## build 58
Design cpu, start of the top module:
module cpu(clk, reset_n, read_m1, address1, data1, read_m2, write_m2, address2, data2_in, data2_out, num_inst, output_port, is_halted);
Size: about 5300 cells after synthesis, about 120 I/O pins.
clock: 5.24 ns
lec_check: 0
cap_margin: 20
core_margin: 2
core_utilization: 70
cts_cluster_size: 22
slew_margin: 20
run.sh (not shown) runs the stock make flow with config.mk's settings and CLKGATE_MAP_FILE=.
Seen in the log of build 58: GRT-0232 during global routing, after which the run never completed.
Input changes introduced in build 23 (baseline for comparison: build 58):
diff --git a/flow/config.mk b/flow/config.mk
--- a/flow/config.mk
+++ b/flow/config.mk
@@ -6,7 +6,13 @@
 export NUM_CORES = 4
 export LEC_CHECK = 0
+export ABC_AREA = 0
 export CAP_MARGIN = 20
+export CELL_PAD_IN_SITES_DETAIL_PLACEMENT = 0
+export CORE_ASPECT_RATIO = 1.02
 export CORE_MARGIN = 2
 export CORE_UTILIZATION = 70
-export CTS_CLUSTER_SIZE = 22
-export SLEW_MARGIN = 20
+export CTS_CLUSTER_DIAMETER = 201
+export CTS_CLUSTER_SIZE = 19
+export MAX_ROUTING_LAYER = met5
+export SETUP_SLACK_MARGIN = -0.43
+export SLEW_MARGIN = 35
==> flow/constraint.sdc <==
create_clock -name core_clock -period 4.95 [get_ports {clk}]
set_input_delay 0.9900 -clock core_clock [delete_from_list [all_inputs] [get_ports {clk}]]
set_output_delay 0.9900 -clock core_clock [all_outputs]
set_load 0.01 [all_outputs]
--- outcome ---
[flow] build 23 | stages: complete | final checks: fail | reason: negative setup slack
Build 23 against build 58: effective utilization at floorplan now sits at about the same level; die size now sits at about the same level.
Total placed cells including tap cells ends up higher on build 23.
Placed wire-length estimate: build 23 vs build 58 down about 2.6%
Relative to build 58, worst setup timing slack at the placement stage has decreased by 0.61 ns in build 23.
Area of placed instances: build 23 > build 58
Area of the core region: build 58 vs build 23, no meaningful difference
The number of buffers inserted to repair setup after CTS in build 23 sits 2 below the value recorded for build 58.
Between build 58 and build 23, the depth of the CTS H-tree is higher for build 58.
Inputs modified between build 23 and build 83:
==> flow/config.mk <==
export PLATFORM = sky130hd
export DESIGN_NAME = cpu
export DESIGN_NICKNAME = cpu
export VERILOG_FILES = /design/flow/design.v
export SDC_FILE = /design/flow/constraint.sdc
export NUM_CORES = 4
export LEC_CHECK = 0
export ABC_AREA = 0
export CAP_MARGIN = 30
export CELL_PAD_IN_SITES_DETAIL_PLACEMENT = 1
export CELL_PAD_IN_SITES_GLOBAL_PLACEMENT = 1
export CORE_MARGIN = 2
export CORE_UTILIZATION = 62
export GPL_TIMING_DRIVEN = 0
export PLACE_DENSITY = 0.89
export SETUP_SLACK_MARGIN = -0.19
export SLEW_MARGIN = 20
export TNS_END_PERCENT = 20
==> flow/constraint.sdc <==
create_clock -name core_clock -period 5.42 [get_ports {clk}]
set_input_delay 1.0840 -clock core_clock [delete_from_list [all_inputs] [get_ports {clk}]]
set_output_delay 1.0840 -clock core_clock [all_outputs]
set_load 0.01 [all_outputs]
--- outcome ---
What ended build 83 was a tool error in global routing; the run never finished. For placeable core area, dividing the value from build 23 by the value from build 83 gives 0.883. Build 83 vs. build 23: xor and xnor area share after synthesis about even, synthesized cell count about even, cell area after placement fell 2800 um^2, number of setup buffers added after CTS rose 62, x dimension of the die rose 7.2%. Diff build 23 -> build 83 | quantity of gates resized following cts | up by more than 100%. The sum of net half-perimeters after detailed placement reported for build 83 is greater than that of build 23 by 31%. Of build 83 and build 23, build 23 shows the lower CTS buffer count, with build 83 above it. In build 83, the minimum setup slack after placement came out 1.77 ns below the value in build 23. Build 83: total number of H-tree levels is 1 higher than what build 23 reported.
diff inputs: build 83 => build 37
==> flow/config.mk <==
export PLATFORM = sky130hd
export DESIGN_NAME = cpu
export DESIGN_NICKNAME = cpu
export VERILOG_FILES = /design/flow/design.v
export SDC_FILE = /design/flow/constraint.sdc
export NUM_CORES = 4
export LEC_CHECK = 0
export ABC_AREA = 1
export CAP_MARGIN = 5
export CELL_PAD_IN_SITES_DETAIL_PLACEMENT = 1
export CELL_PAD_IN_SITES_GLOBAL_PLACEMENT = 3
export CORE_ASPECT_RATIO = 0.62
export CORE_MARGIN = 2
export CORE_UTILIZATION = 15
export CTS_CLUSTER_DIAMETER = 162
export GPL_TIMING_DRIVEN = 0
export HOLD_SLACK_MARGIN = 0.06
export SETUP_SLACK_MARGIN = 2.66
export SLEW_MARGIN = 20
export TNS_END_PERCENT = 25
==> flow/constraint.sdc <==
create_clock -name core_clock -period 10.0 [get_ports {clk}]
set_input_delay 2.0000 -clock core_clock [delete_from_list [all_inputs] [get_ports {clk}]]
set_output_delay 2.0000 -clock core_clock [all_outputs]
set_load 0.01 [all_outputs]
==> comparison <==
In summary, build 37 completed successfully, with a layout that passed the timing, DRC and antenna checks.
Floorplan die width went up by more than 100% going from build 83 to build 37.
Placer's final routability congestion estimate: build 37 and build 83 compared, lower one is build 37
Build 37 vs. build 83: area figure in the yosys stat output went up by about 2.2%.
Summary: with build 83 as the reference, core region area in build 37 moved up by more than 100%.
Taking build 83 as the reference point, the area of the chip of build 37 rises by 320%.
### build 37 -> build 92
==> flow/config.mk <==
export PLATFORM = sky130hd
export DESIGN_NAME = cpu
export DESIGN_NICKNAME = cpu
export VERILOG_FILES = /design/flow/design.v
export SDC_FILE = /design/flow/constraint.sdc
export NUM_CORES = 4
export LEC_CHECK = 0
export ABC_AREA = 0
export CAP_MARGIN = 10
export CELL_PAD_IN_SITES_DETAIL_PLACEMENT = 0
export CORE_ASPECT_RATIO = 0.63
export CORE_MARGIN = 2
export CORE_UTILIZATION = 72
export CTS_CLUSTER_DIAMETER = 201
export CTS_CLUSTER_SIZE = 44
export MAX_ROUTING_LAYER = met5
export PLACE_DENSITY = 0.95
export SETUP_SLACK_MARGIN = 0.9
export SLEW_MARGIN = 35
==> flow/constraint.sdc <==
create_clock -name core_clock -period 5.5 [get_ports {clk}]
set_input_delay 1.1000 -clock core_clock [delete_from_list [all_inputs] [get_ports {clk}]]
set_output_delay 1.1000 -clock core_clock [all_outputs]
set_load 0.01 [all_outputs]
[summary]
Measured against build 92, the number of standard cells after synthesis of build 37 comes out at 1.4 times the reference value. Taking build 37 as 1.0, build 92 lands at 1.6 on distinct cell type count of the synthesized netlist. Die area: build 92 lower than build 37. Number of clock buffers inserted by TritonCTS: lower on build 92. Re synthesized area: build 92 and build 37 aren't equal, and the higher value belongs to build 37. Looking at the reports, build 37 completed the entire flow and the layout it produced met the timing, DRC and antenna checks. Build 92 did not run to completion, as it errored out during global routing.

cpu again, from the RTL that the note above started with.
export LEC_CHECK = 0
export ABC_AREA = 1
export CAP_MARGIN = 30
export CORE_ASPECT_RATIO = 0.54
export CORE_MARGIN = 2
export CORE_UTILIZATION = 27
export CTS_CLUSTER_SIZE = 56
export MAX_ROUTING_LAYER = met4
export SETUP_SLACK_MARGIN = -0.12
export SLEW_MARGIN = 20
create_clock -name core_clock -period 4.77 [get_ports {clk}]
The starting point completed and failed the layout checks on setup timing.
Then changed:
ABC_AREA = not set   (was 1)
CAP_MARGIN = 20   (was 30)
CORE_ASPECT_RATIO = not set   (was 0.54)
CORE_UTILIZATION = 20   (was 27)
CTS_CLUSTER_SIZE = not set   (was 56)
MAX_ROUTING_LAYER = not set   (was met4)
SETUP_SLACK_MARGIN = not set   (was -0.12)
clock period = 15.0 ns   (was 4.77 ns; I/O delays follow)
Outcome: The changed run finished with timing, DRC and antenna clean. Worst setup slack gets better by 4.2 ns. Global-route usage is lower by 10 points. Non-clock buffer count decreases by 710.
Then changed:
ABC_AREA = 1   (was not set)
CAP_MARGIN = 5   (was 20)
CELL_PAD_IN_SITES_DETAIL_PLACEMENT = 1   (was not set)
CELL_PAD_IN_SITES_GLOBAL_PLACEMENT = 3   (was not set)
CORE_ASPECT_RATIO = 0.62   (was not set)
CORE_UTILIZATION = 15   (was 20)
CTS_CLUSTER_DIAMETER = 162   (was not set)
GPL_ROUTABILITY_DRIVEN = 0   (was not set)
GPL_TIMING_DRIVEN = 1   (was not set)
HOLD_SLACK_MARGIN = 0.16   (was not set)
SETUP_SLACK_MARGIN = 2.66   (was not set)
TNS_END_PERCENT = 25   (was not set)
clock period = 10.0 ns   (was 15.0 ns; I/O delays follow)
=>
- The new run ran to the end with no violations
- setup slack degrades by 0.89 ns
- routed wire length increases by well over a third
- area after synthesis increases by a few percent
Then changed:
ABC_AREA = not set   (was 1)
CAP_MARGIN = 20   (was 5)
CELL_PAD_IN_SITES_DETAIL_PLACEMENT = not set   (was 1)
CELL_PAD_IN_SITES_GLOBAL_PLACEMENT = not set   (was 3)
CORE_ASPECT_RATIO = not set   (was 0.62)
CORE_UTILIZATION = 72   (was 15)
CTS_CLUSTER_DIAMETER = not set   (was 162)
CTS_CLUSTER_SIZE = 44   (was not set)
GPL_ROUTABILITY_DRIVEN = not set   (was 0)
GPL_TIMING_DRIVEN = not set   (was 1)
HOLD_SLACK_MARGIN = not set   (was 0.16)
SETUP_SLACK_MARGIN = -0.41   (was 2.66)
TNS_END_PERCENT = not set   (was 25)
clock period = 5.24 ns   (was 10.0 ns; I/O delays follow)
Result:
- This time the run ended with an error in 5_1_grt
- synthesized cell count falls by 28%
- die size drops by 79%
- area after synthesis is lower by about 2.1%

cpu again, from the RTL that the note above started with.
==> flow/config.mk <==
export PLATFORM = sky130hd
export DESIGN_NAME = cpu
export DESIGN_NICKNAME = cpu
export VERILOG_FILES = /design/flow/design.v
export SDC_FILE = /design/flow/constraint.sdc
export NUM_CORES = 4
export LEC_CHECK = 0
export CAP_MARGIN = 20
export CORE_MARGIN = 2
export CORE_UTILIZATION = 62
export CTS_CLUSTER_SIZE = 97
export SETUP_SLACK_MARGIN = 1.22
export SLEW_MARGIN = 20
==> flow/constraint.sdc <==
create_clock -name core_clock -period 5.56 [get_ports {clk}]
set_input_delay 1.1120 -clock core_clock [delete_from_list [all_inputs] [get_ports {clk}]]
set_output_delay 1.1120 -clock core_clock [all_outputs]
set_load 0.01 [all_outputs]
The baseline reached the layout checks and failed them: negative setup slack.
Change:
==> flow/config.mk (replaced) <==
export PLATFORM = sky130hd
export DESIGN_NAME = cpu
export DESIGN_NICKNAME = cpu
export VERILOG_FILES = /design/flow/design.v
export SDC_FILE = /design/flow/constraint.sdc
export NUM_CORES = 4
export LEC_CHECK = 0
export CAP_MARGIN = 30
export CELL_PAD_IN_SITES_GLOBAL_PLACEMENT = 2
export CORE_MARGIN = 5
export CORE_UTILIZATION = 68
export CTS_CLUSTER_SIZE = 84
export GPL_TIMING_DRIVEN = 1
export MAX_ROUTING_LAYER = met5
export MIN_ROUTING_LAYER = met1
export PLACE_DENSITY_LB_ADDON = 0.24
export SETUP_SLACK_MARGIN = 2.72
export SLEW_MARGIN = 20
export TNS_END_PERCENT = 100
==> flow/constraint.sdc (replaced) <==
create_clock -name core_clock -period 12.6 [get_ports {clk}]
set_input_delay 2.5200 -clock core_clock [delete_from_list [all_inputs] [get_ports {clk}]]
set_output_delay 2.5200 -clock core_clock [all_outputs]
set_load 0.01 [all_outputs]
The new run failed in global placement without I/O (3_1_place_gp_skip_io) on FLW-0024. Area after synthesis stays the same. Die size shrinks by about 5%. Synthesized cell count does not change.
Change:
==> flow/config.mk (replaced) <==
export PLATFORM = sky130hd
export DESIGN_NAME = cpu
export DESIGN_NICKNAME = cpu
export VERILOG_FILES = /design/flow/design.v
export SDC_FILE = /design/flow/constraint.sdc
export NUM_CORES = 4
export LEC_CHECK = 0
export CAP_MARGIN = 20
export CORE_MARGIN = 2
export CORE_UTILIZATION = 66
export CTS_CLUSTER_SIZE = 57
export SETUP_SLACK_MARGIN = 1.37
export SLEW_MARGIN = 20
==> flow/constraint.sdc (replaced) <==
create_clock -name core_clock -period 4.99 [get_ports {clk}]
set_input_delay 0.9980 -clock core_clock [delete_from_list [all_inputs] [get_ports {clk}]]
set_output_delay 0.9980 -clock core_clock [all_outputs]
set_load 0.01 [all_outputs]
=> This time the run completed, yet does not pass: negative setup slack; area after synthesis does not change; synthesized cell count is unchanged; die size is lower by 0.90%.
